--- design/flow/config.mk ---
export PLATFORM = sky130hd
export DESIGN_NAME = DCT_Custom_Instruction
export DESIGN_NICKNAME = DCT_Custom_Instruction
export VERILOG_FILES = /design/flow/design.v
export SDC_FILE = /design/flow/constraint.sdc
export NUM_CORES = 4
export LEC_CHECK = 0
export CAP_MARGIN = 20
export CORE_MARGIN = 2
export CORE_UTILIZATION = 68
export MAX_ROUTING_LAYER = met4
export SETUP_SLACK_MARGIN = 4.09
export SLEW_MARGIN = 20
--- design/flow/constraint.sdc ---
create_clock -name core_clock -period 16.0 [get_ports {clk}]
set_input_delay 3.2000 -clock core_clock [delete_from_list [all_inputs] [get_ports {clk}]]
set_output_delay 3.2000 -clock core_clock [all_outputs]
set_load 0.01 [all_outputs]
--- design/flow/design.v ---
module DCT_Component (
    input clk,
    input reset,
    input [3:0] address,
    input signed [31:0] writedata,
    input write,
    input read,
    input chipselect,
    output reg signed [31:0] readdata
);
    parameter signed [31:0] c1 = 1420;
    parameter signed [31:0] c2 = 1338;
    parameter signed [31:0] c3 = 1204;
    parameter signed [31:0] c5 = 805;
    parameter signed [31:0] c6 = 554;
    parameter signed [31:0] c7 = 283;
    parameter s1 = 3;
    parameter s2 = 10;
    parameter s3 = 13; 
    reg signed [31:0] data1, data2, data3, data4, data5, data6, data7, data8;
    wire signed [31:0] result1, result2, result3, result4, result5, result6, result7, result8;
    wire signed [31:0] result1_, result2_, result3_, result4_, result5_, result6_, result7_, result8_;
    wire signed [31:0] x0, x1, x2, x3, x4, x5, x6, x7, x8;
    wire signed [31:0] x5_out, x8_out, x7_out;
    DCT_Stage1 stage1(
        .data1(data1), .data2(data2), .data3(data3), .data4(data4),
        .data5(data5), .data6(data6), .data7(data7), .data8(data8),
        .x0(x0), .x1(x1), .x2(x2), .x3(x3), .x5(x5), .x6(x6), .x7(x7), .x8(x8)
    );
    DCT_Stage2 stage2(
        .x8(x8), .x5(x5), .x7(x7), .x6(x6),
        .x4(x4), .x5_out(x5_out), .x8_out(x8_out), .x7_out(x7_out)
    );
    DCT_Stage3 stage3(
        .x4(x4), .x5_out(x5_out),
        .result1(result1), .result5(result5)
    );
    DCT_Stage3Col stage3col(
        .x4(x4), .x5_out(x5_out),
        .result1_(result1_), .result5_(result5_)
    );
    DCT_Stage4 stage4(
        .x0(x0), .x1(x1), .x2(x2), .x3(x3), .x8_out(x8_out), .x7_out(x7_out),
        .result3(result3), .result7(result7), .result8(result8), .result6(result6), .result4(result4), .result2(result2)
    );
    DCT_Stage4Col stage4col(
        .x0(x0), .x1(x1), .x2(x2), .x3(x3), .x8_out(x8_out), .x7_out(x7_out),
        .result3_(result3_), .result7_(result7_), .result8_(result8_), .result6_(result6_), .result4_(result4_), .result2_(result2_)
    );
    always @(posedge clk or posedge reset) begin
        if (reset) begin
            data1 <= 0;
            data2 <= 0;
            data3 <= 0;
            data4 <= 0;
            data5 <= 0;
            data6 <= 0;
            data7 <= 0;
            data8 <= 0;
            readdata <= 0;
        end else begin
            if (write && chipselect) begin
                case (address)
                    4'b0000: data1 <= writedata;
                    4'b0001: data2 <= writedata;
                    4'b0010: data3 <= writedata;
                    4'b0011: data4 <= writedata;
                    4'b0100: data5 <= writedata;
                    4'b0101: data6 <= writedata;
                    4'b0110: data7 <= writedata;
                    4'b0111: data8 <= writedata;
                endcase
            end
            if (read && chipselect) begin
                case (address)
                    4'b0000: readdata <= result1;
                    4'b0001: readdata <= result2;
                    4'b0010: readdata <= result3;
                    4'b0011: readdata <= result4;
                    4'b0100: readdata <= result5;
                    4'b0101: readdata <= result6;
                    4'b0110: readdata <= result7;
                    4'b0111: readdata <= result8;
                    4'b1000: readdata <= result1_;
                    4'b1001: readdata <= result2_;
                    4'b1010: readdata <= result3_;
                    4'b1011: readdata <= result4_;
                    4'b1100: readdata <= result5_;
                    4'b1101: readdata <= result6_;
                    4'b1110: readdata <= result7_;
                    4'b1111: readdata <= result8_;
                endcase
            end
        end
    end
defparam stage4.c1 = c1;
defparam stage4.c2 = c2;
defparam stage4.c3 = c3;
defparam stage4.c5 = c5;
defparam stage4.c6 = c6;
defparam stage4.c7 = c7;
defparam stage4.s1 = s1;
defparam stage4.s2 = s2;
defparam stage4.s3 = s3;
defparam stage4col.c1 = c1;
defparam stage4col.c2 = c2;
defparam stage4col.c3 = c3;
defparam stage4col.c5 = c5;
defparam stage4col.c6 = c6;
defparam stage4col.c7 = c7;
defparam stage4col.s1 = s1;
defparam stage4col.s2 = s2;
defparam stage4col.s3 = s3;
defparam stage3col.s1 = s1;
defparam stage3col.s2 = s2;
defparam stage3col.s3 = s3;
endmodule
module DCT_Stage1(
    input signed [31:0] data1, data2, data3, data4, data5, data6, data7, data8,
    output reg signed [31:0] x0, x1, x2, x3, x5, x6, x7, x8
);
    always @(*) begin
        x8 = data1 + data8;
        x0 = data1 - data8;
        x7 = data2 + data7;
        x1 = data2 - data7;
        x6 = data3 + data6;
        x2 = data3 - data6;
        x5 = data4 + data5;
        x3 = data4 - data5;
    end
endmodule
module DCT_Stage2(
    input signed [31:0] x8, x5, x7, x6,
    output reg signed [31:0] x4, x5_out, x8_out, x7_out
);
    always @(*) begin
        x4 = x8 + x5;
        x8_out = x8 - x5;
        x5_out = x7 + x6;
        x7_out = x7 - x6;
    end
endmodule
module DCT_Stage3(
    input signed [31:0] x4, x5_out,
    output reg signed [31:0] result1, result5
);
    always @(*) begin
        result1 = x4 + x5_out;
        result5 = x4 - x5_out;
    end
endmodule
module DCT_Stage3Col(
    input signed [31:0] x4, x5_out,
    output reg signed [31:0] result1_, result5_
);
    parameter s1 = 3;
    parameter s2 = 10;
    parameter s3 = 13; 
    always @(*) begin
        result1_ = (x4 + x5_out) >>> s1;
        result5_ = (x4 - x5_out) >>> s1;
    end
endmodule
module DCT_Stage4(
    input signed [31:0] x0, x1, x2, x3, x8_out, x7_out,
    output reg signed [31:0] result3, result7, result8, result6, result4, result2
);
    parameter signed [31:0] c1 = 1420;
    parameter signed [31:0] c2 = 1338;
    parameter signed [31:0] c3 = 1204;
    parameter signed [31:0] c5 = 805;
    parameter signed [31:0] c6 = 554;
    parameter signed [31:0] c7 = 283;
    parameter s1 = 3;
    parameter s2 = 10;
    parameter s3 = 13; 
    always @(*) begin
        result3 = (x8_out * c2 + x7_out * c6) >>> s2;
        result7 = (x8_out * c6 - x7_out * c2) >>> s2;
        result8 = (x0 * c7 - x1 * c5 + x2 * c3 - x3 * c1) >>> s2;
        result6 = (x0 * c5 - x1 * c1 + x2 * c7 + x3 * c3) >>> s2;
        result4 = (x0 * c3 - x1 * c7 - x2 * c1 - x3 * c5) >>> s2;
        result2 = (x0 * c1 + x1 * c3 + x2 * c5 + x3 * c7) >>> s2;
    end
endmodule
module DCT_Stage4Col(
    input signed [31:0] x0, x1, x2, x3, x8_out, x7_out,
    output reg signed [31:0] result3_, result7_, result8_, result6_, result4_, result2_
);
    parameter signed [31:0] c1 = 1420;
    parameter signed [31:0] c2 = 1338;
    parameter signed [31:0] c3 = 1204;
    parameter signed [31:0] c5 = 805;
    parameter signed [31:0] c6 = 554;
    parameter signed [31:0] c7 = 283;
    parameter s1 = 3;
    parameter s2 = 10;
    parameter s3 = 13; 
    always @(*) begin
        result3_ = (x8_out * c2 + x7_out * c6) >>> s3;
        result7_ = (x8_out * c6 - x7_out * c2) >>> s3;
        result8_ = (x0 * c7 - x1 * c5 + x2 * c3 - x3 * c1) >>> s3;
        result6_ = (x0 * c5 - x1 * c1 + x2 * c7 + x3 * c3) >>> s3;
        result4_ = (x0 * c3 - x1 * c7 - x2 * c1 - x3 * c5) >>> s3;
        result2_ = (x0 * c1 + x1 * c3 + x2 * c5 + x3 * c7) >>> s3;
    end
endmodule
module DCT_Custom_Instruction(clk,
                              reset,
                              dataa,
                              n,
                              clk_en,
                              start,
							                done,
                              result);
parameter c1 = 1420;
parameter c2 = 1338;
parameter c3 = 1204;
parameter c5 = 805;
parameter c6 = 554;
parameter c7 = 283;
parameter s1 = 3;
parameter s2 = 10;
parameter s3 = 13;   
  input clk;
  input reset;
  input signed [31:0] dataa;  
  input [4:0] n;
  input clk_en;
  input start;
  output done;
  output signed [31:0] result;
  wire [3:0] address;
  wire write;
  wire read;
  reg done_delay;
  assign write = (n<8);
  assign read = (n>7);
 assign address = (n == 1) ? 4'b0001 :
                   (n == 2) ? 4'b0010 :
                   (n == 3) ? 4'b0011 :
                   (n == 4) ? 4'b0100 :
                   (n == 5) ? 4'b0101 :
                   (n == 6) ? 4'b0110 :
                   (n == 7) ? 4'b0111 :
                   (n == 8) ? 4'b0000 :
                   (n == 9) ? 4'b0001 :
                   (n == 10) ? 4'b0010 :
                   (n == 11) ? 4'b0011 :
                   (n == 12) ? 4'b0100 :
                   (n == 13) ? 4'b0101 :
                   (n == 14) ? 4'b0110 :
                   (n == 15) ? 4'b0111 :
                   (n == 16) ? 4'b1000 :
                   (n == 17) ? 4'b1001 :
                   (n == 18) ? 4'b1010 :
                   (n == 19) ? 4'b1011 :
                   (n == 20) ? 4'b1100 :
                   (n == 21) ? 4'b1101 :
                   (n == 22) ? 4'b1110 :
                   (n == 23) ? 4'b1111 : 4'b0000;
  assign done = (n>7)? done_delay : start;
  always @ (posedge clk or posedge reset)
  begin
  if (reset)
		done_delay <= 0;
  else
		done_delay <= start & read;
  end
  DCT_Component wrapper_wiring(.clk(clk),
                               .reset(reset),
                               .address(address),
                               .writedata(dataa),
                               .write(write & start),
                               .read(read),
                               .chipselect(clk_en),
                               .readdata(result));
defparam wrapper_wiring.c1 = c1;
defparam wrapper_wiring.c2 = c2;
defparam wrapper_wiring.c3 = c3;
defparam wrapper_wiring.c5 = c5;
defparam wrapper_wiring.c6 = c6;
defparam wrapper_wiring.c7 = c7;
defparam wrapper_wiring.s1 = s1;
defparam wrapper_wiring.s2 = s2;
defparam wrapper_wiring.s3 = s3;
endmodule
--- design/flow/run.sh ---
#!/bin/bash
# the make line also repeats each setting of config.mk as NAME=value (left out here)
make -C /OpenROAD-flow-scripts/flow DESIGN_CONFIG=/design/flow/config.mk WORK_HOME=/design/flow/orfs CLKGATE_MAP_FILE= finish
==> COMMIT_EDITMSG, run 1 <==
Store results of the implementation flow

* Quantity of hold-fixing buffers added after cts: 0
- Per the detail_route report, vias per standard cell equal between 6 and 7.
* Final Net Count: approximately 17000
- In this run, the number of DRC markers left after iteration 0 of detailed routing was around 12000.
* Crit path DAT: 14.45 ns
- Looking at the hold checks, the worst path lands on wrapper_wiring.readdata[14].
- The number of nets in the synthesized netlist is 16800.
* Leading register cell type out of synthesis: dfrtp_1
- Largest cells by area after synthesis: fa_1 (32%), ha_1 (23%), inv_1 (9.9%), dfrtp_1 (6.1%), xnor2_1 (5.2%)
- Core Rows: approximately 150
- In this run the cell area measured after placement is between 100000 and 150000 um^2.
* Global routing usage summed across all routing layers: 53.8%
- Critical path's largest stage delay: 0.56 ns
* Top area contributor share: between 30% and 40%
- Cells fill between 70% and 80% of the core in the end.
- Most repeated cell in the gate-level netlist after synthesis: inv_1
* Xor/xnor cell area share of the yosys netlist: ~7.4%
* Cts bufs inserted: 35
- Buffers on Ports: roughly 73
- In this run the deepest clock path goes through 3 buffers.
- The worst register-to-register path ends at wrapper_wiring.readdata[23].
* Cell seen most often among critical-path stages: fa_1
- Prior to clock tree synthesis, the placed netlist has a worst setup slack of around 0.84 ns.
* Total non-filler cell area in the finished layout: approximately 130000 um^2
- Cell count of the worst reg-to-reg path: about 50
- After detailed routing, the total wire length is roughly 460 mm.
- Area growth, synth to finish: 9.75%
- Buffering stage count on the worst path with inverters included: 9
* GRT overflow: 0
- After its last routability iteration, the placer logged a weighted congestion of between 1 and 1.5.
* Number of synthesized register bits: between 200 and 300
- In this run the most critical hold path is launched from wrapper_wiring.readdata[14].
- Post-synthesis mux area share: 2.52%
- Crit path required time: around 16 ns
- Simple Share, Synth: 7.31%
- Share of synthesized area occupied by flip-flops and latches: 6.15%
- Counting the warning lines in the Yosys log gives 8.
- Cell family contributing the most delay on the critical path: adder cells
- For this run the detailed placement stage logged an HPWL of 385 mm.
- As reported, the later end of the worst-skew pair has a clock insertion delay of just over 0.6 ns.
- Number of enable flip-flop cells: 0
- Placeable core region: roughly 170000 um^2
- Slew Viols, Final: 0
- Number of instances on the worst hold path: 2
- Worst clock skew: about 0.036 ns
- Maximum clock frequency: approximately 71 MHz
- OpenROAD reports that the post-layout worst path occupies 87.5% of the period.
* Floorplan die area: ~180000 um^2
* FP Util: approximately two thirds
- The critical path is of the flop to flop type.
* OpenROAD warning count: between 300 and 400
- After clock tree synthesis, the clock-pin slew on the worst setup and hold paths is about 0.060 ns.
- R2R Setup Slk: roughly 2 ns
- Per the OpenROAD floorplan log, the height of the die is between 400 and 500 um.
- The first global-routing pass estimated 664 mm of wire.
* Number of levels the H-tree was split into: 2
- Entering global routing, the biggest net connects about 120 pins.
* Number of distinct library cells after synthesis: between 100 and 150
- Counting endpoints that fail hold in the final report gives 0.
- Worst setup margin: about 2 ns
* Vias in the first global route: roughly 100k
- The final timing report derives a shortest allowable period of 14.00 ns.
- Mapped Area: ~120000 um^2
- According to the timing report, the critical path is launched from wrapper_wiring.data5[6].
* Synth Area in Adders: approximately 55%
* Number of instances in the synthesized netlist: between 10000 and 15000
- Yosys synthesis chip area: roughly 120000 um^2
- Die extent in x: 420 um
- For the final routed database, the setup TNS stands at 0 ns.
- Of all flip-flops after synthesis, the portion carrying an async set or reset was about 100%.
* Worst-path maximum fanout: 8
* Slowest CP cell: fa_1
- After detailed routing, the number of remaining DRC violations is 0.
* Clock root buffer master: clkbuf_16
* Setup violators final: 0
* Initial antenna violation count: 33
- The slew check shows that the tightest pin keeps a relative margin of 7.18%.
- For this design the top-level I/O count stands at 74.
* Startpoint type of the worst setup path: flop
- STA classifies the critical path endpoint as a flop.
* Result of the run: no timing/DRC/antenna violations
- Type of the most critical hold path: flop to flop
* Clock sink count: slightly below 300
- The number of maximum-capacitance violations recorded for the run is 0.
* Worst reg2reg path startpoint: wrapper_wiring.data5[6]
- After synthesis, the mean cell area works out to ~9.3 um^2.
- CTS tree: done
* Actual slew at the worst max-slew pin: 1.38 ns
* Largest family of logic cells by area: adder cells
* Top cells by count: inv_1 (3094), ha_1 (2205), fa_1 (1870), xnor2_1 (703), nor2_1 (666)
* Tally of nets with antenna violations remaining after routing: 0
- Number of logic stages on the critical path including buffering: about 50
- Setup repair after global routing could not meet its margin everywhere.
- After Yosys synthesis, AND-OR and OR-AND compound gates account for a little over a tenth of the synthesized area.
- Per the synthesis report, the dominant area consumer among library cells is fa_1.
* Yosys cell count: between 10000 and 15000
- Average wire per cell in the routed design: ~30 um
* Endpoint of the worst setup timing path: wrapper_wiring.readdata[23]
- The routed layout has between 90000 and 100k vias.
* 1st-pass router iterations: 20
==> metrics by stage <==
stage | hold WS (ns) | instances
6_report | 0.474 | 15300
5_1_grt | 0.500 | 15300
2_1_floorplan | 0.499 | 12600
3_5_place_dp | 0.460 | 15100
3_3_place_gp | 0.456 | 15100
4_1_cts | 0.477 | 15200
==> repair_timing <==
| item | CTS | global route |
|---|---|---|
| endpoints found under the setup margin | 29 | 30 |
| setup buffers | 102 | 55 |
| resized | 359 | 280 |
| pin swaps | 153 | 154 |
==> metal layers <==
metal | track usage (%) | share of wire, %
met1 | 60.1 | 34
met2 | 75.4 | 41
met3 | 23.1 | 14
met4 | 41.9 | 10
met5 | - | 0
==> layout make-up <==
type / instances / area [um^2]
inverters: 3098 / 11700
repair buffers: 462 / 4060
clock inverters: 13 / 168
diodes: 39 / 97.6
clock buffers: 48 / 986
well taps: 2310 / 2890
fillers: 12000 / 42600
flip-flops and latches: 289 / 7240
multi-input cells: 9059 / 102000
==> run 2: changes to the inputs <==
ABC_AREA = 1   (was default)
CAP_MARGIN = 5   (was 20)
CORE_UTILIZATION = 72   (was 68)
CTS_CLUSTER_DIAMETER = 290   (was default)
CTS_CLUSTER_SIZE = 37   (was default)
MAX_ROUTING_LAYER = default   (was met4)
SETUP_SLACK_MARGIN = -0.65   (was 4.09)
clock period = 8.51 ns   (was 16.0 ns; I/O delays follow)
==> COMMIT_EDITMSG, run 2 <==
Log flow metrics for this revision

* Synth Area in Adders: 52.9% (was 55.3%)
* Compound-Gate Fraction of Synth Area: 9.79% (was 10.8%)
* Yosys cell count: 15000 (was 12600)
- Top cells by count: inv_1 (3767), ha_1 (2205), nand2_1 (2008), fa_1 (1870), a21oi_1 (1035) (was inv_1 (3094), ha_1 (2205), fa_1 (1870), xnor2_1 (703), nor2_1 (666)).
- I/O pins: 74 (unchanged)
- Number of synthesized register bits: 289 (unchanged)
- The maximum clock path buffer count is 3 (unchanged).
* Largest cells by area after synthesis: fa_1 (30%), ha_1 (22%), inv_1 (12%), nand2_1 (6.1%), dfrtp_1 (5.9%) (was fa_1 (32%), ha_1 (23%), inv_1 (9.9%), dfrtp_1 (6.1%), xnor2_1 (5.2%))
- Number of enable flip-flop cells: 0 (unchanged)
- Proportion of synthesized flip-flops having asynchronous set or reset: 100% (unchanged)
* Post-Synthesis Mean Instance Area: 8.20 um^2 (was 9.31 um^2)
* Global routing usage summed across all routing layers: 96.1%
- Most repeated cell in the gate-level netlist after synthesis: inv_1 (unchanged)
* Top area contributor share: 30.5% (was 31.8%)
- Xor/xnor cell area share of the yosys netlist: 5.98% (was 7.42%)
* Leading register cell type out of synthesis: dfrtp_1 (unchanged)
- The unique cell type count in the Yosys netlist is 79 (was 101).
- Mapped Area: 123000 um^2 (was 118000 um^2)
- Die extent in x: 417 um (was 420 um)
- The number of sinks driven by the clock tree is 289 (unchanged).
- The net count after synthesis came to 19100 (was 16800).
- The core box area is 169000 um^2 (was 172000 um^2).
- The number of instances in the synthesized netlist was 15000 (was 12600).
* Core Rows: 151 (was 152)
- The initial core utilization was 72.5% (was 68.5%).
- Post-Place Setup Slack: -4.59 ns (was 0.843 ns)
* Post-synthesis mux area share: 0.422% (was 2.52%)
- Post-placement cell count: 21000 (was 15100)
- Yosys synthesis chip area: 123000 um^2 (was 118000 um^2)
- The depth of the CTS H-tree was 1 (was 2).
- Clock root buffer master: clkbuf_16 (unchanged)
- The number of hold-repair buffers added at the cts stage was 0 (unchanged).
- Share of synthesized area occupied by flip-flops and latches: 5.89% (was 6.15%)
* Result of the run: stopped before the end (was no timing/DRC/antenna violations)
- Largest family of logic cells by area: adder cells (unchanged)
- Synth warnings: 8 (unchanged)
- Floorplan die area: 174000 um^2 (was 176000 um^2)
- GRT overflow: 11800
- It got as far as 5_1_grt and failed there.
* RePlAce Congestion: 1.32 (was 1.16)
- Cts bufs inserted: 11 (was 35)
* Die Height: 417 um (was 420 um)
* Stop err: [ERROR GRT-0116] Global routing finished with congestion. Check the congestion regions in the DRC Viewer.
- The area fraction in and, or, nand and nor cells came to 12.5% (was 7.31%).
- Buffers on Ports: 73 (unchanged)
- The post-detailed-placement half-perimeter wirelength was 529 mm (was 385 mm).
* Cell type with the largest total area: fa_1 (unchanged)
run 2: repair_timing:
action,4_1_cts
pin swaps,257
endpoints found under the hold margin,0
buffers inserted,86
gates resized,583
endpoints found under the setup margin,32
run 2: per-stage QoR:
stage | hold slack, ns | area (um^2)
floorplan | 0.473 | 124000
global placement | 0.468 | 156000
detailed placement | 0.473 | 156000
CTS | 0.513 | 160000
run 2: per-layer routing:
layer | GRT usage (%) | GRT overflow
met1 | 87.3 | 260
met2 | 121 | 8706
met3 | 76.7 | 246
met4 | 104 | 2534
met5 | 58.3 | 50
==> run 3: changes to the inputs <==
ABC_AREA = default   (was 1)
CAP_MARGIN = 20   (was 5)
CORE_MARGIN = 3   (was 2)
CORE_UTILIZATION = 62   (was 72)
CTS_CLUSTER_DIAMETER = default   (was 290)
CTS_CLUSTER_SIZE = 34   (was 37)
GPL_TIMING_DRIVEN = 1   (was default)
MAX_ROUTING_LAYER = met5   (was default)
PLACE_DENSITY_LB_ADDON = 0.02   (was default)
SETUP_SLACK_MARGIN = 0.81   (was -0.65)
clock period = 9.75 ns   (was 8.51 ns; I/O delays follow)
==> COMMIT_EDITMSG, run 3 <==
Store results of the implementation flow

- Setup violators final: 32
- RePlAce Congestion: 1.11 (was 1.32)
* Global-route wire length before repair: 710 mm
- Crit path DAT: between 10 and 15 ns
* Checks failing in the layout checks: capacitance limit, slew limit, setup timing
- The port buffer count is 73 (unchanged).
- STA shows the worst min-delay path finishing at wrapper_wiring.readdata[12].
- Actual slew at the worst max-slew pin: approximately 1.7 ns
* Startpoint of the most critical hold path: wrapper_wiring.readdata[12]
- CTS tree: done
- The net count after synthesis was 16800 (was 19100).
- Share of synthesized area occupied by flip-flops and latches: 6.15% (was 5.89%)
* Cell count of the worst reg-to-reg path: roughly 57
- In the global route stage, overall resource usage came out at around half.
- Crit path required time: just over 10 ns
- The critical path maximum fanout is 5.
- Area growth, synth to finish: 28.9%
- The launch point of the critical path was reported as wrapper_wiring.data8[1].
* Top cells by count: inv_1 (3094), ha_1 (2205), fa_1 (1870), xnor2_1 (703), nor2_1 (666) (was inv_1 (3767), ha_1 (2205), nand2_1 (2008), fa_1 (1870), a21oi_1 (1035))
* Cell seen most often among critical-path stages: fa_1
- The core box area came to 188000 um^2 (was 169000 um^2).
- In the final run the clock tree shows a worst skew of roughly 0.054 ns.
* Cts bufs inserted: 30 (was 11)
- Proportion of synthesized flip-flops having asynchronous set or reset: 100% (unchanged)
- Summed over all layers, the routed wires come to between 400 and 500 mm.
- The number of buffers and inverters on the critical path is 10.
- Broken down by cell family, the worst path's largest delay share belongs to adder cells.
* Initial antenna violation count: ~42
- The STA report counts the stages on the worst setup path as roughly 57.
* Cell type with the largest total area: fa_1 (unchanged)
* Hold_ws: slightly below 0.5 ns
- On the worst setup and hold paths after CTS, the clock-pin slew comes to around 0.08 ns.
- The finished layout reports a core utilization of 80.6%.
- The yosys cell count came to 12600 (was 15000).
- RSZ-0062 raised after global routing: yes
- Entering global routing, the biggest net connects 141 pins.
* Worst reg2reg path startpoint: wrapper_wiring.data8[1]
- The first routing iteration left between 10000 and 15000 violations.
* Mapped Area: 118000 um^2 (was 123000 um^2)
- Non-filler cells, final: between 15000 and 20000
- Via-to-Cell Ratio: 5.99
- The cell total after placement is 18300 (was 21000).
- The Yosys chip area is 118000 um^2 (was 123000 um^2).
- The count of flip-flops with a built-in enable after synthesis was 0 (unchanged).
* Leading register cell type out of synthesis: dfrtp_1 (unchanged)
- The worst hold path belongs to the class flop to flop.
- Checking max transition, the worst relative margin is -11.2%.
- Counting pins that exceed their max-slew limit in the final report gives 12.
- FP Util: 62.5% (was 72.5%)
- The post-synthesis share of cell area spent on xor and xnor gates came to 7.42% (was 5.98%).
- Maximum clock frequency: about 72 MHz
* Slowest CP cell: fa_1
* Largest cells by area after synthesis: fa_1 (32%), ha_1 (23%), inv_1 (9.9%), dfrtp_1 (6.1%), xnor2_1 (5.2%) (was fa_1 (30%), ha_1 (22%), inv_1 (12%), nand2_1 (6.1%), dfrtp_1 (5.9%))
- Clock root buffer master: clkbuf_16 (unchanged)
- The unique cell type count in the Yosys netlist is 101 (was 79).
- Die extent in x: 442 um (was 417 um)
* Placed wire-length estimate after detailed placement: 417 mm (was 529 mm)
* Synth Area in Adders: 55.3% (was 52.9%)
- In the final layout, the fill cell count is ~12000.
- Number of synthesized register bits: 289 (unchanged)
- Final Net Count: 20100
* Largest family of logic cells by area: adder cells (unchanged)
- Per the skew report, the later register of the worst-skew pair sees a clock latency of roughly 0.66 ns.
- In this run the register-to-register setup slack is -4.06 ns.
* Synth warnings: 8 (unchanged)
- Clock sink count: 289 (unchanged)
* OpenROAD warning count: 358
- 1st-pass router iterations: 14
* Maximum number of buffers from clock root to sink: 3 (unchanged)
- Per STA, the highest per-stage delay on the worst path measures about 0.55 ns.
* Simple Share, Synth: 7.31% (was 12.5%)
* Post-synthesis mux area share: 2.52% (was 0.422%)
* Die Height: 442 um (was 417 um)
- Along the worst hold path, the cell count comes to 2.
* Core Rows: 159 (was 151)
* Max_cap viols: 1
* Top area contributor share: 31.8% (was 30.5%)
* Vias after detailed routing: around 110k
* Time the final worst path needs with I/O delays and setup: ~14 ns
- Result of the run: complete, but fails checks (was stopped before the end)
* Number of instances in the synthesized netlist: 12600 (was 15000)
- The AND-OR/OR-AND share of the synthesized area is 10.8% (was 9.79%).
* Floorplan die area: 195000 um^2 (was 174000 um^2)
* DRC Markers: 0
- Startpoint type of the worst setup path: flop
- The via count of the first global-routing pass is 120000.
- After routing, the total negative slack on setup checks comes to -103.34 ns.
- Endpoint of the worst setup timing path: wrapper_wiring.readdata[20]
* Average wire per cell in the routed design: 26.5 um
* Worst setup margin: -4.06 ns
* Setup CP Type: flop to flop
- The synthesized area per cell is 9.31 um^2 (was 8.20 um^2).
* Number of failing hold endpoints at the final stage: 0
- Tally of nets with antenna violations remaining after routing: 0
* Endpoint of the most critical register-to-register path: wrapper_wiring.readdata[20]
- Post-route clock period utilization: 142%
- Global routing finished with a remaining overflow of 0.
- Critical Path Sink Type: flop
* Most repeated cell in the gate-level netlist after synthesis: inv_1 (unchanged)
- The number of primary I/O pins was 74 (unchanged).
- The depth of the CTS H-tree is 1 (unchanged).
[run 3: cell type report]
| cell class | count | area, um^2 | share of cell area (%) |
|---|---|---|---|
| Antenna cell | 20 | 50.0 | 0.0330 |
| Tap cell | 2495 | 3120 | 2.06 |
| Inverter | 3098 | 11600 | 7.67 |
| Multi-Input combinational cell | 9059 | 101000 | 66.7 |
| Timing Repair Buffer | 3510 | 27500 | 18.1 |
| Sequential cell | 289 | 7230 | 4.77 |
| Clock buffer | 37 | 817 | 0.539 |
| Clock inverter | 16 | 165 | 0.109 |
[run 3: metrics by stage]
| stage | area [um^2] | setup slack [ns] |
|---|---|---|
| 2_1_floorplan | 118000 | -2.81 |
| 3_3_place_gp | 147000 | -3.91 |
| 3_5_place_dp | 147000 | -4.22 |
| 4_1_cts | 150000 | -3.78 |
| 5_1_grt | 152000 | -4.44 |
| 6_report | 152000 | -4.06 |
[run 3: repair_timing]
action | CTS | global route
pin swaps | 159 | 141
setup buffers | 71 | 38
hold buffers | 0 | 0
setup endpoints to repair | 32 | 32
resized | 302 | 226
hold endpoints to repair | 0 | 0
[run 3: routing by layer]
layer	share of wire, %	up-vias	track usage [%]	routed length, um
met1	34	54100	55.6	165000
met2	43	6873	76.3	212000
met4	9.5	30	34.5	46600
li1	-	47200	-	-
met3	13	2794	18.5	66100
met5	0.081	-	0.757	398
==> run 4: changes to the inputs <==
CORE_MARGIN = 2   (was 3)
CORE_UTILIZATION = 70   (was 62)
CTS_CLUSTER_SIZE = default   (was 34)
GPL_TIMING_DRIVEN = default   (was 1)
MAX_ROUTING_LAYER = met4   (was met5)
PLACE_DENSITY_LB_ADDON = default   (was 0.02)
SETUP_SLACK_MARGIN = -0.01   (was 0.81)
clock period = 12.4 ns   (was 9.75 ns; I/O delays follow)
==> COMMIT_EDITMSG, run 4 <==
Store results of the implementation flow

* Clock edge transition at the registers on the reported setup and hold paths: 0.07 ns (was 0.08 ns)
* Number of levels the H-tree was split into: 2 (was 1)
- Largest family of logic cells by area: adder cells (unchanged)
- Top area contributor share: 31.8% (unchanged)
- Checks failing in the layout checks: setup timing (was capacitance limit, slew limit, setup timing).
* Length of routed met3 wiring: 81.9 mm (was 66.1 mm)
- The number of instances in the synthesized netlist came to 12600 (unchanged).
- The final worst-path setup slack is -2.07 ns (was -4.06 ns).
- Largest cells by area after synthesis: fa_1 (32%), ha_1 (23%), inv_1 (9.9%), dfrtp_1 (6.1%), xnor2_1 (5.2%) (unchanged).
- I/O pins: 74 (unchanged)
- The setup slack on the worst flop-to-flop path came to -2.07 ns (was -4.06 ns).
* Worst setup path startpoint: wrapper_wiring.data7[9] (was wrapper_wiring.data8[1])
- The ratio of routed vias to standard cells was 6.48 (was 5.99).
- Buffers on Ports: 73 (unchanged)
* Setup violators final: 28 (was 32)
- The fraction of the cycle the final worst path needs is 117% (was 142%).
* Max_cap viols: 0 (was 1)
- The critical path depth in cells is 54 (was 57).
* Register area: 7230 um^2 (unchanged)
- The number of iterations in the first detailed-routing pass came to 13 (was 14).
- Number of synthesized register bits: 289 (unchanged)
- The area fraction in full adders, half adders and majority gates is 55.3% (unchanged).
* Routed metal-1 wire length: 154 mm (was 165 mm)
* Floorplan die area: 171000 um^2 (was 195000 um^2)
* Die extent in x: 414 um (was 442 um)
- The number of antenna violations at the first check in global routing was 61 (was 42).
- Startpoint of the most critical hold path: wrapper_wiring.readdata[14] (was wrapper_wiring.readdata[12])
- Slew Viols, Final: 0 (was 12)
- Placed wire-length estimate after detailed placement: 398 mm (was 417 mm)
- Uppermost routed layer: met4 (was met5)
- Maximum clock frequency: 69.1 MHz (was 72.4 MHz)
* Clock root buffer master: clkbuf_16 (unchanged)
- Result of the run: complete, but fails checks (unchanged)
- The number of core rows came to 150 (was 159).
* Time the final worst path needs with I/O delays and setup: 14.47 ns (was 13.81 ns)
- Hold_ws: 0.483 ns (was 0.484 ns)
* Cts bufs inserted: 34 (was 30)
* Simple Share, Synth: 7.31% (unchanged)
- The largest fanout of any net on the critical path is 9 (was 5).
* Area growth, synth to finish: 20.0% (was 28.9%)
* Placeable core region: 167000 um^2 (was 188000 um^2)
- Worst Hold Path EP: wrapper_wiring.readdata[14] (was wrapper_wiring.readdata[12])
- DRC Markers: 0 (unchanged)
- The remaining max-slew budget at the tightest pin came to 12.1% (was -11.2%).
- The placed instance area was 137000 um^2 (was 147000 um^2).
- Cell count of the worst reg-to-reg path: 54 (was 57)
- Most repeated cell in the gate-level netlist after synthesis: inv_1 (unchanged)
* Final Net Count: 18800 (was 20100)
- The final total negative setup slack came to -40.31 ns (was -103.34 ns).
* Number of distinct library cells after synthesis: 101 (unchanged)
* Yosys synthesis chip area: 118000 um^2 (unchanged)
- Critical Path Sink Type: flop (unchanged)
* Leading register cell type out of synthesis: dfrtp_1 (unchanged)
* Cell family contributing the most delay on the critical path: adder cells (unchanged)
- The final hold violation count was 0 (unchanged).
* RSZ-0062 raised after global routing: yes (unchanged)
- The count of flip-flops with a built-in enable after synthesis is 0 (unchanged).
- The most frequent cell on the critical path was xnor2_1 (was fa_1).
* Crit path DAT: 14.97 ns (was 14.34 ns)
* Worst reg2reg path startpoint: wrapper_wiring.data7[9] (was wrapper_wiring.data8[1])
- The slowest stage cell on the critical path is a21oi_1 (was fa_1).
- Synth warnings: 8 (unchanged)
* Maximum number of buffers from clock root to sink: 3 (unchanged)
- The post-layout utilization of the core was 84.5% (was 80.6%).
- The total length of routed met2 wires is 198 mm (was 212 mm).
* Vias after detailed routing: 110000 (was 111000)
- Worst clock skew: 0.0574 ns (was 0.0542 ns)
* Global-route wire length before repair: 705 mm (was 710 mm)
- The worst setup path category is flop to flop (unchanged).
- The maximum number of pins on one net before global-route repair came to 143 (was 141).
- The buffer-and-inverter tally for the worst setup path came to 10 (unchanged).
- The kind of launch point of the worst setup path was a flop (unchanged).
- The biggest area consumer among synthesized cells is fa_1 (unchanged).
* Critical path's largest stage delay: 0.93 ns (was 0.55 ns)
* RePlAce Congestion: 1.22 (was 1.11)
- The chip height came to 414 um (was 442 um).
- Global routing usage summed across all routing layers: 58.2% (was 49.0%)
* Quantity of hold-fixing buffers added after cts: 0 (unchanged)
* GRT overflow: 0 (unchanged)
- The destination of the critical timing path was wrapper_wiring.readdata[27] (was wrapper_wiring.readdata[20]).
- Number of instances on the worst hold path: 2 (unchanged)
* MI comb area: 101000 um^2 (about the same)
- FP Util: 70.4% (was 62.5%)
* Vias in the first global route: 116000 (was 120000)
- The worst flop-to-flop path endpoint is wrapper_wiring.readdata[27] (was wrapper_wiring.readdata[20]).
* Post-Place Setup Slack: -1.99 ns (was -4.22 ns)
* CTS tree: done (unchanged)
* Proportion of synthesized flip-flops having asynchronous set or reset: 100% (unchanged)
* Share of synthesized area occupied by flip-flops and latches: 6.15% (unchanged)
- The cell area after layout was 141000 um^2 (was 152000 um^2).
- The number of sinks driven by the clock tree came to 289 (unchanged).
* Yosys cell count: 12600 (unchanged)
* Average wire per cell in the routed design: 29.1 um (was 26.5 um)
- Mapped Area: 118000 um^2 (unchanged)
- The transition time at the pin with the least slew margin is 1.30 ns (was 1.66 ns).
- Top cells by count: inv_1 (3094), ha_1 (2205), fa_1 (1870), xnor2_1 (703), nor2_1 (666) (unchanged).
* Compound-Gate Fraction of Synth Area: 10.8% (unchanged)
* Starting DRC count in detailed routing: 14300 (was 11000)
- Number of nets at floorplan: 16800 (unchanged)
- Post-Synthesis Mean Instance Area: 9.31 um^2 (unchanged)
- The post-synthesis share of cell area spent on xor and xnor gates is 7.42% (unchanged).
- The total length of routed wires was 495 mm (was 490 mm).
* Number of fill cells: 9256 (was 11900)
* Type of the most critical hold path: flop to flop (unchanged)
- The fraction of synthesized area in multiplexers was 2.52% (unchanged).
- The OpenROAD warning count came to 359 (was 358).
- The required time of the critical path came to 12.89 ns (was 10.29 ns).
- Tally of nets with antenna violations remaining after routing: 0 (unchanged)
- Clock Latency Late Sink: 0.65 ns (was 0.66 ns)
## run 4: cell type report
cell class              count  area share (%)
well taps                2204            1.95
inverters                3098            8.25
clock inverters            19           0.237
clock buffers              39           0.630
flip-flops and latches    289            5.12
repair buffers           2173            12.1
multi-input cells        9059            71.5
diodes                     98           0.174
## run 4: through the flow
step,instances
2_1_floorplan,12600
3_3_place_gp,16700
3_5_place_dp,16700
4_1_cts,16900
5_1_grt,17000
6_report,17000
## run 4: what timing repair did
item,in CTS,in global routing
setup endpoints to repair,24,28
setup buffers,55,30
gates resized,276,155
pin swaps,179,130
## run 4: routing by layer
metal / up-vias / GRT usage (%)
met5: - / -
met4: 0 / 50.5
met3: 4210 / 27.4
met2: 8762 / 81.3
met1: 52400 / 61.4
li1: 44700 / -
==> run 5: changes to the inputs <==
CORE_UTILIZATION = 41   (was 70)
GPL_ROUTABILITY_DRIVEN = 1   (was default)
MAX_ROUTING_LAYER = met5   (was met4)
MIN_ROUTING_LAYER = met1   (was default)
PLACE_DENSITY = 0.81   (was default)
SETUP_SLACK_MARGIN = default   (was -0.01)
SLEW_MARGIN = 5   (was 20)
TNS_END_PERCENT = 95   (was default)
clock period = 9.96 ns   (was 12.4 ns; I/O delays follow)
==> COMMIT_EDITMSG, run 5 <==
Store results of the implementation flow

* Critical Path Sink Type: flop (unchanged)
- The transition time at the pin with the least slew margin was 1.30 ns (about the same).
- DRC Markers: 0 (unchanged)
- RSZ-0062 raised after global routing: yes (unchanged).
* Largest family of logic cells by area: adder cells (unchanged)
- Most repeated cell in the gate-level netlist after synthesis: inv_1 (unchanged)
- The cell area after layout came to 154000 um^2 (was 141000 um^2).
- The maximum clock path buffer count came to 3 (unchanged).
- The final cell count without fillers came to 19900 (was 17000).
* Worst clock skew: 0.0870 ns (was 0.0574 ns)
- Core Rows: 196 (was 150)
- I/O pins: 74 (unchanged)
* Leading register cell type out of synthesis: dfrtp_1 (unchanged)
* Setup CP Type: flop to flop (unchanged)
- The AND-OR/OR-AND share of the synthesized area came to 10.8% (unchanged).
- The synthesized area per cell is 9.31 um^2 (unchanged).
* OpenROAD warning count: 357 (was 359)
- The cell type group with the largest total delay on the critical path was adder cells (unchanged).
- The sequential element share of the synthesized area is 6.15% (unchanged).
* Post-route clock period utilization: 136% (was 117%)
- Die Height: 540 um (was 414 um)
* Cts bufs inserted: 39 (was 34)
* Xor/xnor cell area share of the yosys netlist: 7.42% (unchanged)
- RePlAce Congestion: 1.07 (was 1.22)
- Average wire per cell in the routed design: 25.3 um (was 29.1 um)
* Largest cells by area after synthesis: fa_1 (32%), ha_1 (23%), inv_1 (9.9%), dfrtp_1 (6.1%), xnor2_1 (5.2%) (unchanged)
- The post-layout net count was 20200 (was 18800).
- Slowest CP cell: fa_1 (was a21oi_1)
* Post-placement cell count: 19700 (was 16700)
- Startpoint of the most critical hold path: wrapper_wiring.readdata[13] (was wrapper_wiring.readdata[14])
* Global-route wire length before repair: 730 mm (was 705 mm)
- The detailed router's first-iteration violation count is 8768 (was 14300).
- The net count after synthesis came to 16800 (unchanged).
* Mapped Area: 118000 um^2 (unchanged)
* Worst Hold Path EP: wrapper_wiring.readdata[13] (was wrapper_wiring.readdata[14])
- The clock tree from TritonCTS was done (unchanged).
* Largest net degree at the start of global routing: 173 (was 143)
- Global routing usage summed across all routing layers: 34.7% (was 58.2%)
- Via-to-Cell Ratio: 5.21 (was 6.48)
- Endpoint of the worst setup timing path: wrapper_wiring.readdata[20] (was wrapper_wiring.readdata[27])
- The worst flop-to-flop path endpoint is wrapper_wiring.readdata[20] (was wrapper_wiring.readdata[27]).
- The Yosys warning count is 8 (unchanged).
- Floorplan die area: 291000 um^2 (was 171000 um^2)
- Number of fill cells: 25400 (was 9256)
* Die extent in x: 540 um (was 414 um)
- Number of instances in the synthesized netlist: 12600 (unchanged)
- The total length of routed wires was 503 mm (was 495 mm).
- The critical path depth in cells is 54 (unchanged).
- Proportion of synthesized flip-flops having asynchronous set or reset: 100% (unchanged)
- Tally of nets with antenna violations remaining after routing: 0 (unchanged)
* Clock root buffer master: clkbuf_16 (unchanged)
- The worst hold-check slack was 0.485 ns (was 0.483 ns).
- Worst-path maximum fanout: 7 (was 9)
- Clock edge transition at the registers on the reported setup and hold paths: 0.07 ns (about the same)
- Checks failing in the layout checks: setup timing (unchanged).
- Crit path required time: 10.55 ns (was 12.89 ns)
- Placeable core region: 285000 um^2 (was 167000 um^2)
- The setup slack on the worst flop-to-flop path came to -3.59 ns (was -2.07 ns).
- The placed instance area was 149000 um^2 (was 137000 um^2).
- The biggest area consumer among synthesized cells is fa_1 (unchanged).
* Synth Area in Adders: 55.3% (unchanged)
- FP Util: 41.3% (was 70.4%)
* Post-synthesis mux area share: 2.52% (unchanged)
- Simple Share, Synth: 7.31% (unchanged)
- The number of synthesized register bits was 289 (unchanged).
* GRT overflow: 0 (unchanged)
- Crit path DAT: 14.14 ns (was 14.97 ns)
- Vias in the first global route: 108000 (was 116000)
- The post-detailed-placement half-perimeter wirelength was 451 mm (was 398 mm).
- The total of max-cap violations came to 0 (unchanged).
- The launching point of the worst reg2reg path was wrapper_wiring.data6[0] (was wrapper_wiring.data7[9]).
- The buffer-and-inverter tally for the worst setup path came to 11 (was 10).
- The final worst-path setup slack was -3.59 ns (was -2.07 ns).
- Worst setup path startpoint: wrapper_wiring.data6[0] (was wrapper_wiring.data7[9])
- Relative max-transition margin: 13.3% (was 12.1%)
* Cell count of the worst reg-to-reg path: 54 (unchanged)
- The type of the worst min-delay path is flop to flop (unchanged).
- The fmax came to 73.8 MHz (was 69.1 MHz).
* Number of enable flip-flop cells: 0 (unchanged)
- The minimum clock period was 13.55 ns (was 14.47 ns).
* Critical path's largest stage delay: 0.57 ns (was 0.93 ns)
* Buffers on Ports: 73 (unchanged)
- The setup violation total in the final timing report is 32 (was 28).
* Number of distinct library cells after synthesis: 101 (unchanged)
* Startpoint type of the worst setup path: flop (unchanged)
* Number of failing hold endpoints at the final stage: 0 (unchanged)
- The detailed-route via count was 103000 (was 110000).
* 1st-pass router iterations: 8 (was 13)
- Clock sink count: 289 (unchanged)
- Initial antenna violation count: 12 (was 61)
* Top cells by count: inv_1 (3094), ha_1 (2205), fa_1 (1870), xnor2_1 (703), nor2_1 (666) (unchanged)
- The area share of the leading cell type in the synthesized netlist is 31.8% (unchanged).
- The number of pins with negative max-slew slack in the final report came to 0 (unchanged).
* Clock Latency Late Sink: 0.70 ns (was 0.65 ns)
* Final total negative setup slack: -86.02 ns (was -40.31 ns)
* Area growth, synth to finish: 31.0% (was 20.0%)
* Yosys cell count: 12600 (unchanged)
* Cell seen most often among critical-path stages: fa_1 (was xnor2_1)
- Number of levels the H-tree was split into: 2 (unchanged)
- The Yosys chip area is 118000 um^2 (unchanged).
- Number of instances on the worst hold path: 1 (was 2)
- Result of the run: complete, but fails checks (unchanged)
-- run 5: final cells by class --
class	instances	area (um^2)	area share (%)
Inverter	3098	11600	7.55
Antenna cell	10	25.0	0.0162
Sequential cell	289	7230	4.69
Clock buffer	53	1090	0.706
Clock inverter	18	246	0.160
Timing Repair Buffer	3575	28000	18.1
Multi-Input combinational cell	9059	101000	65.7
Tap cell	3762	4710	3.05
-- run 5: per-stage QoR --
stage	utilization [%]	setup slack, ns
after floorplan	-	-2.60
after global placement	52.4	-4.05
after detailed placement	52.4	-4.11
after CTS	53.5	-3.36
after global routing	54.0	-3.95
final	54.1	-3.59
-- run 5: what timing repair did --
| item | CTS | global route |
|---|---|---|
| resized | 291 | 245 |
| hold buffers | 0 | 0 |
| setup buffers | 51 | 57 |
| endpoints found under the setup margin | 32 | 32 |
| pin swaps | 133 | 203 |
-- run 5: routing by layer --
metal	global-route usage, %	vias to the layer above	wire length [um]
met1	42.6	51000	197000
met5	1.04	-	597
met2	52.1	4003	212000
li1	-	47400	-
met4	31.7	11	58600
met3	5.73	1077	35300
==> run 6: changes to the inputs <==
ABC_AREA = 1   (was default)
CORE_UTILIZATION = 40   (was 41)
CTS_CLUSTER_DIAMETER = 384   (was default)
CTS_CLUSTER_SIZE = 17   (was default)
GPL_ROUTABILITY_DRIVEN = default   (was 1)
MAX_ROUTING_LAYER = default   (was met5)
MIN_ROUTING_LAYER = default   (was met1)
PLACE_DENSITY = default   (was 0.81)
SLEW_MARGIN = 0   (was 5)
TNS_END_PERCENT = default   (was 95)
clock period = 16.0 ns   (was 9.96 ns; I/O delays follow)
==> COMMIT_EDITMSG, run 6 <==
Store results of the implementation flow

- Cell count of the worst reg-to-reg path: 57 (was 54)
* Largest net degree at the start of global routing: 127 (was 173)
- Maximum clock frequency: 67.5 MHz (was 73.8 MHz)
- The final total negative setup slack is 0 ns (was -86.02 ns).
- Largest cells by area after synthesis: fa_1 (30%), ha_1 (22%), inv_1 (12%), nand2_1 (6.1%), dfrtp_1 (5.9%) (was fa_1 (32%), ha_1 (23%), inv_1 (9.9%), dfrtp_1 (6.1%), xnor2_1 (5.2%)).
- The post-cts sizing count was 0 (was 291).
* R2R Setup Slk: 1.18 ns (was -3.59 ns)
* RSZ-0062 raised after global routing: no (was yes)
- The data arrival at the endpoint of the critical path is 15.36 ns (was 14.14 ns).
- The number of iterations in the first detailed-routing pass came to 6 (was 8).
* Result of the run: no timing/DRC/antenna violations (was complete, but fails checks)
* Critical path's largest stage delay: 0.72 ns (was 0.57 ns)
- Cell family contributing the most delay on the critical path: adder cells (unchanged)
* Number of logic stages on the critical path including buffering: 57 (was 54)
* Leading register cell type out of synthesis: dfrtp_1 (unchanged)
* RePlAce Congestion: 1.07 (about the same)
- The net count after synthesis came to 19100 (was 16800).
* Number of enable flip-flop cells: 0 (unchanged)
- Core Rows: 203 (was 196)
* Average wire per cell in the routed design: 27.3 um (was 25.3 um)
* Placeable core region: 306000 um^2 (was 285000 um^2)
- Clock Latency Late Sink: 0.63 ns (was 0.70 ns)
- Total Wirelength: 524 mm (was 503 mm)
- Floorplan die area: 312000 um^2 (was 291000 um^2)
* Synth Area in Adders: 52.9% (was 55.3%)
- Slew Viols, Final: 0 (unchanged)
- The sink of the worst hold path is wrapper_wiring.readdata[9] (was wrapper_wiring.readdata[13]).
- The biggest area consumer among synthesized cells is fa_1 (unchanged).
* Number of failing hold endpoints at the final stage: 0 (unchanged)
- Post-Synthesis Mean Instance Area: 8.20 um^2 (was 9.31 um^2)
- Clock sink count: 289 (unchanged)
* Setup repair bufs after CTS: 0 (was 51)
- The number of instances in the synthesized netlist came to 15000 (was 12600).
- The number of hold-repair buffers added at the cts stage was 0 (unchanged).
* Crit path required time: 16.53 ns (was 10.55 ns)
- FP Util: 40.2% (was 41.3%)
* Critical Path Sink Type: flop (unchanged)
- The via count of the first global-routing pass came to 101000 (was 108000).
- The unique cell type count in the Yosys netlist was 79 (was 101).
- Number of fill cells: 31400 (was 25400)
* Setup violators final: 0 (was 32)
- The buffer-and-inverter tally for the worst setup path came to 10 (was 11).
- Largest family of logic cells by area: adder cells (unchanged)
- The Yosys warning count is 8 (unchanged).
* Tally of nets with antenna violations remaining after routing: 0 (unchanged)
- The start point of the critical path is wrapper_wiring.data8[4] (was wrapper_wiring.data6[0]).
- The post-layout net count was 19200 (was 20200).
* Cell Area, Placed: 130000 um^2 (was 149000 um^2)
* Layout Utilization: 42.6% (was 54.1%)
* Area growth, synth to finish: 6.10% (was 31.0%)
- Placed wire-length estimate after detailed placement: 466 mm (was 451 mm)
- The yosys cell count is 15000 (was 12600).
- The maximum clock path buffer count was 3 (unchanged).
- The Yosys chip area was 123000 um^2 (was 118000 um^2).
- Simple Share, Synth: 12.5% (was 7.31%)
- Number of synthesized register bits: 289 (unchanged)
* Max_cap viols: 0 (unchanged)
- The die boundary width was 558 um (was 540 um).
- The first-pass GRT wire length was 744 mm (was 730 mm).
* Relative max-transition margin: 16.6% (was 13.3%)
* Number of levels the H-tree was split into: 1 (was 2)
- Cell seen most often among critical-path stages: inv_1 (was fa_1)
- The worst flop-to-flop path endpoint is wrapper_wiring.readdata[28] (was wrapper_wiring.readdata[20]).
* CTS tree: done (unchanged)
- Total non-filler cell area in the finished layout: 130000 um^2 (was 154000 um^2)
* Initial antenna violation count: 19 (was 12)
* Slowest CP cell: ha_1 (was fa_1)
* Actual slew at the worst max-slew pin: 1.24 ns (was 1.30 ns)
* Top cells by count: inv_1 (3767), ha_1 (2205), nand2_1 (2008), fa_1 (1870), a21oi_1 (1035) (was inv_1 (3094), ha_1 (2205), fa_1 (1870), xnor2_1 (703), nor2_1 (666))
* Via-to-Cell Ratio: 5.37 (was 5.21)
- The fraction of the cycle the final worst path needs was 92.7% (was 136%).
* Starting DRC count in detailed routing: 11200 (was 8768)
- Top area contributor share: 30.5% (was 31.8%)
* Endpoint of the worst setup timing path: wrapper_wiring.readdata[28] (was wrapper_wiring.readdata[20])
* Die Height: 558 um (was 540 um)
- The clock skew after layout came to 0.0323 ns (was 0.0870 ns).
- The hold-critical path depth came to 2 (was 1).
- Clock root buffer master: clkbuf_16 (unchanged)
- The number of primary I/O pins was 74 (unchanged).
* Clock edge transition at the registers on the reported setup and hold paths: 0.12 ns (was 0.07 ns)
- The minimum clock period came to 14.82 ns (was 13.55 ns).
* Most repeated cell in the gate-level netlist after synthesis: inv_1 (unchanged)
- Startpoint of the most critical hold path: wrapper_wiring.readdata[9] (was wrapper_wiring.readdata[13])
* Buffers on Ports: 73 (unchanged)
- DRC Markers: 0 (unchanged)
- Type of the most critical hold path: flop to flop (unchanged)
- Post-synthesis mux area share: 0.422% (was 2.52%)
- Vias after detailed routing: 103000 (about the same)
- The post-synthesis share of cell area spent on xor and xnor gates was 5.98% (was 7.42%).
- The total congestion overflow after global routing is 0 (unchanged).
- Proportion of synthesized flip-flops having asynchronous set or reset: 100% (unchanged)
- OpenROAD warning count: 352 (was 357)
- Global routing usage summed across all routing layers: 33.6% (was 34.7%)
- The number of buffers created by CTS is 20 (was 39).
* Worst-path maximum fanout: 12 (was 7)
- Startpoint type of the worst setup path: flop (unchanged)
- The sequential element share of the synthesized area came to 5.89% (was 6.15%).
* Compound-Gate Fraction of Synth Area: 9.79% (was 10.8%)
* Setup CP Type: flop to flop (unchanged)
- The synthesized cell area is 123000 um^2 (was 118000 um^2).
- Worst reg2reg path startpoint: wrapper_wiring.data8[4] (was wrapper_wiring.data6[0])
-- run 6: final cells by class --
cell class                      count  area, um^2  share of cell area, %
Antenna cell                       17        42.5                 0.0326
Sequential cell                   289        7230                   5.55
Multi-Input combinational cell  10700      101000                   77.2
Clock inverter                      1        30.0                 0.0230
Inverter                         3822       14400                   11.0
Clock buffer                       20         500                  0.384
Timing Repair Buffer              287        2380                   1.82
Tap cell                         4100        5130                   3.94
-- run 6: layer usage --
metal | wire [um] | vias to the layer above | GRT usage, %
li1 | - | 46800 | -
met1 | 227000 | 50800 | 46.8
met2 | 217000 | 4633 | 49.3
met3 | 47200 | 827 | 7.02
met4 | 33200 | 10 | 16.5
met5 | 62 | - | 0.0926
-- run 6: through the flow --
step	hold slack [ns]	setup WS [ns]	instances
finish	0.508	1.18	19200
global route	0.539	0.548	19200
CTS	0.507	1.54	19200
detailed placement	0.482	1.55	19100
global placement	0.486	1.72	19100
floorplan	0.473	4.05	15000
==> run 7: changes to the inputs <==
ABC_AREA = default   (was 1)
CTS_CLUSTER_DIAMETER = 78   (was 384)
CTS_CLUSTER_SIZE = 10   (was 17)
PLACE_DENSITY = 0.54   (was default)
SETUP_SLACK_MARGIN = -0.96   (was default)
SLEW_MARGIN = 20   (was 0)
==> COMMIT_EDITMSG, run 7 <==
Store results of the implementation flow

- Result of the run: no timing/DRC/antenna violations (unchanged).
- The core box area was 293000 um^2 (was 306000 um^2).
- The number of setup buffers added after CTS was 0 (unchanged).
* Cell Area, Placed: 125000 um^2 (was 130000 um^2)
* Actual slew at the worst max-slew pin: 1.32 ns (was 1.24 ns)
- The area fraction in full adders, half adders and majority gates came to 55.3% (was 52.9%).
- The weighted congestion at the end of routability-driven global placement came to 0.994 (was 1.07).
* Slew Viols, Final: 0 (unchanged)
- Crit path DAT: 15.91 ns (was 15.36 ns)
- Share of synthesized area occupied by flip-flops and latches: 6.15% (was 5.89%)
* Initial antenna violation count: 27 (was 19)
* Number of instances in the synthesized netlist: 12600 (was 15000)
- The area share of the leading cell type in the synthesized netlist is 31.8% (was 30.5%).
- The prevailing logic family in the synthesized netlist is adder cells (unchanged).
- The top flip-flop cell by instance count after synthesis is dfrtp_1 (unchanged).
- Global routing usage summed across all routing layers: 29.5% (was 33.6%)
* Resized cells post-CTS: 0 (unchanged)
* Clock sink count: 289 (unchanged)
* Average wire per cell in the routed design: 26.3 um (was 27.3 um)
- The worst flop-to-flop path endpoint is wrapper_wiring.readdata[20] (was wrapper_wiring.readdata[28]).
- Starting DRC count in detailed routing: 6536 (was 11200)
- Area growth, synth to finish: 7.44% (was 6.10%)
- The clock skew after layout is 0.0495 ns (was 0.0323 ns).
- The number of iterations in the first detailed-routing pass is 6 (unchanged).
- Cts bufs inserted: 38 (was 20)
* Total non-filler cell area in the finished layout: 126000 um^2 (was 130000 um^2)
- Number of distinct library cells after synthesis: 101 (was 79)
* Clock Latency Late Sink: 0.63 ns (about the same)
- Crit path required time: 16.52 ns (was 16.53 ns)
- The synthesized area per cell was 9.31 um^2 (was 8.20 um^2).
- Number of enable flip-flop cells: 0 (unchanged)
* Cell count of the worst reg-to-reg path: 55 (was 57)
* Floorplan die area: 298000 um^2 (was 312000 um^2)
* Vias after detailed routing: 90500 (was 103000)
* CTS tree: done (unchanged)
- The fraction of synthesized area in multiplexers is 2.52% (was 0.422%).
- Core Rows: 199 (was 203)
* Quantity of hold-fixing buffers added after cts: 0 (unchanged)
* Mapped Area: 118000 um^2 (was 123000 um^2)
- Slowest CP cell: fa_1 (was ha_1)
- GRT overflow: 0 (unchanged)
* Total Wirelength: 441 mm (was 524 mm)
* Buffers on Ports: 73 (unchanged)
- Number of logic stages on the critical path including buffering: 55 (was 57)
- Max_cap viols: 0 (unchanged)
- DRC Markers: 0 (unchanged)
- Startpoint type of the worst setup path: flop (unchanged)
* Critical path's largest stage delay: 0.56 ns (was 0.72 ns)
- Layout Utilization: 43.1% (was 42.6%)
- The worst setup timing slack at the placement stage is 0.869 ns (was 1.55 ns).
- Startpoint of the most critical hold path: wrapper_wiring.readdata[5] (was wrapper_wiring.readdata[9])
* Synth warnings: 8 (unchanged)
- Global-route wire length before repair: 640 mm (was 744 mm)
* Worst setup path startpoint: wrapper_wiring.data6[1] (was wrapper_wiring.data8[4])
- Buffering stage count on the worst path with inverters included: 8 (was 10)
- Vias in the first global route: 95100 (was 101000)
- The fraction of the cycle the final worst path needs is 96.2% (was 92.7%).
* FP Util: 40.1% (was 40.2%)
- Tally of nets with antenna violations remaining after routing: 0 (unchanged)
- The post-synthesis share of cell area spent on xor and xnor gates came to 7.42% (was 5.98%).
* Top cells by count: inv_1 (3094), ha_1 (2205), fa_1 (1870), xnor2_1 (703), nor2_1 (666) (was inv_1 (3767), ha_1 (2205), nand2_1 (2008), fa_1 (1870), a21oi_1 (1035))
- The cell type group with the largest total delay on the critical path is adder cells (unchanged).
* Clock root buffer master: clkbuf_16 (unchanged)
- Hold_ws: 0.484 ns (was 0.508 ns)
- Setup violators final: 0 (unchanged)
* Yosys synthesis chip area: 118000 um^2 (was 123000 um^2)
- The maximum number of pins on one net before global-route repair was 143 (was 127).
- Yosys cell count: 12600 (was 15000)
- Largest cells by area after synthesis: fa_1 (32%), ha_1 (23%), inv_1 (9.9%), dfrtp_1 (6.1%), xnor2_1 (5.2%) (was fa_1 (30%), ha_1 (22%), inv_1 (12%), nand2_1 (6.1%), dfrtp_1 (5.9%)).
- Proportion of synthesized flip-flops having asynchronous set or reset: 100% (unchanged)
* R2R Setup Slk: 0.61 ns (was 1.18 ns)
- Type of the most critical hold path: flop to flop (unchanged)
* Number of levels the H-tree was split into: 2 (was 1)
* Number of fill cells: 29700 (was 31400)
- The destination of the critical timing path is wrapper_wiring.readdata[20] (was wrapper_wiring.readdata[28]).
* Number of nets at floorplan: 16800 (was 19100)
- Number of failing hold endpoints at the final stage: 0 (unchanged)
* Worst Hold Path EP: wrapper_wiring.readdata[5] (was wrapper_wiring.readdata[9])
- Clock edge transition at the registers on the reported setup and hold paths: 0.07 ns (was 0.12 ns)
- Compound-Gate Fraction of Synth Area: 10.8% (was 9.79%)
- The number of synthesized register bits is 289 (unchanged).
* Cell seen most often among critical-path stages: fa_1 (was inv_1)
- Time the final worst path needs with I/O delays and setup: 15.39 ns (was 14.82 ns)
- Final Net Count: 17000 (was 19200)
- The chip height was 546 um (was 558 um).
* Maximum number of buffers from clock root to sink: 3 (unchanged)
* Die extent in x: 546 um (was 558 um)
* Via-to-Cell Ratio: 5.39 (was 5.37)
* Setup CP Type: flop to flop (unchanged)
- Placed wire-length estimate after detailed placement: 390 mm (was 466 mm)
- The hold-critical path depth was 1 (was 2).
* Most repeated cell in the gate-level netlist after synthesis: inv_1 (unchanged)
- Simple Share, Synth: 7.31% (was 12.5%)
- The largest fanout of any net on the critical path is 8 (was 12).
- Cell type with the largest total area: fa_1 (unchanged)
* Maximum clock frequency: 65.0 MHz (was 67.5 MHz)
- The number of primary I/O pins came to 74 (unchanged).
- The final worst-path setup slack came to 0.611 ns (was 1.18 ns).
- Worst reg2reg path startpoint: wrapper_wiring.data6[1] (was wrapper_wiring.data8[4])
* Relative max-transition margin: 12.0% (was 16.6%)
- OpenROAD warning count: 351 (was 352)
* Critical Path Sink Type: flop (unchanged)
[run 7: layout make-up]
cell class / instances / area (um^2) / area share, %
clock inverters: 7 / 76.3 / 0.0604
inverters: 3098 / 11600 / 9.21
diodes: 13 / 32.5 / 0.0257
flip-flops and latches: 289 / 7230 / 5.72
clock buffers: 43 / 1010 / 0.800
well taps: 3919 / 4900 / 3.88
repair buffers: 355 / 2860 / 2.26
multi-input cells: 9059 / 98600 / 78.0
[run 7: stage by stage]
stage / setup TNS, ns / cells
after floorplan: 0 / 12600
after global placement: 0 / 16700
after detailed placement: 0 / 16700
after CTS: 0 / 16800
after global routing: -0.461 / 16800
final: 0 / 16800
[run 7: per-layer routing]
metal / global-route usage [%] / wire length (um) / vias up
met3: 4.58 / 31000 / 794
met1: 38.3 / 184000 / 46000
met4: 10.6 / 18200 / 14
met2: 49.4 / 207000 / 2804
li1: - / - / 40900
met5: 0 / 101 / -
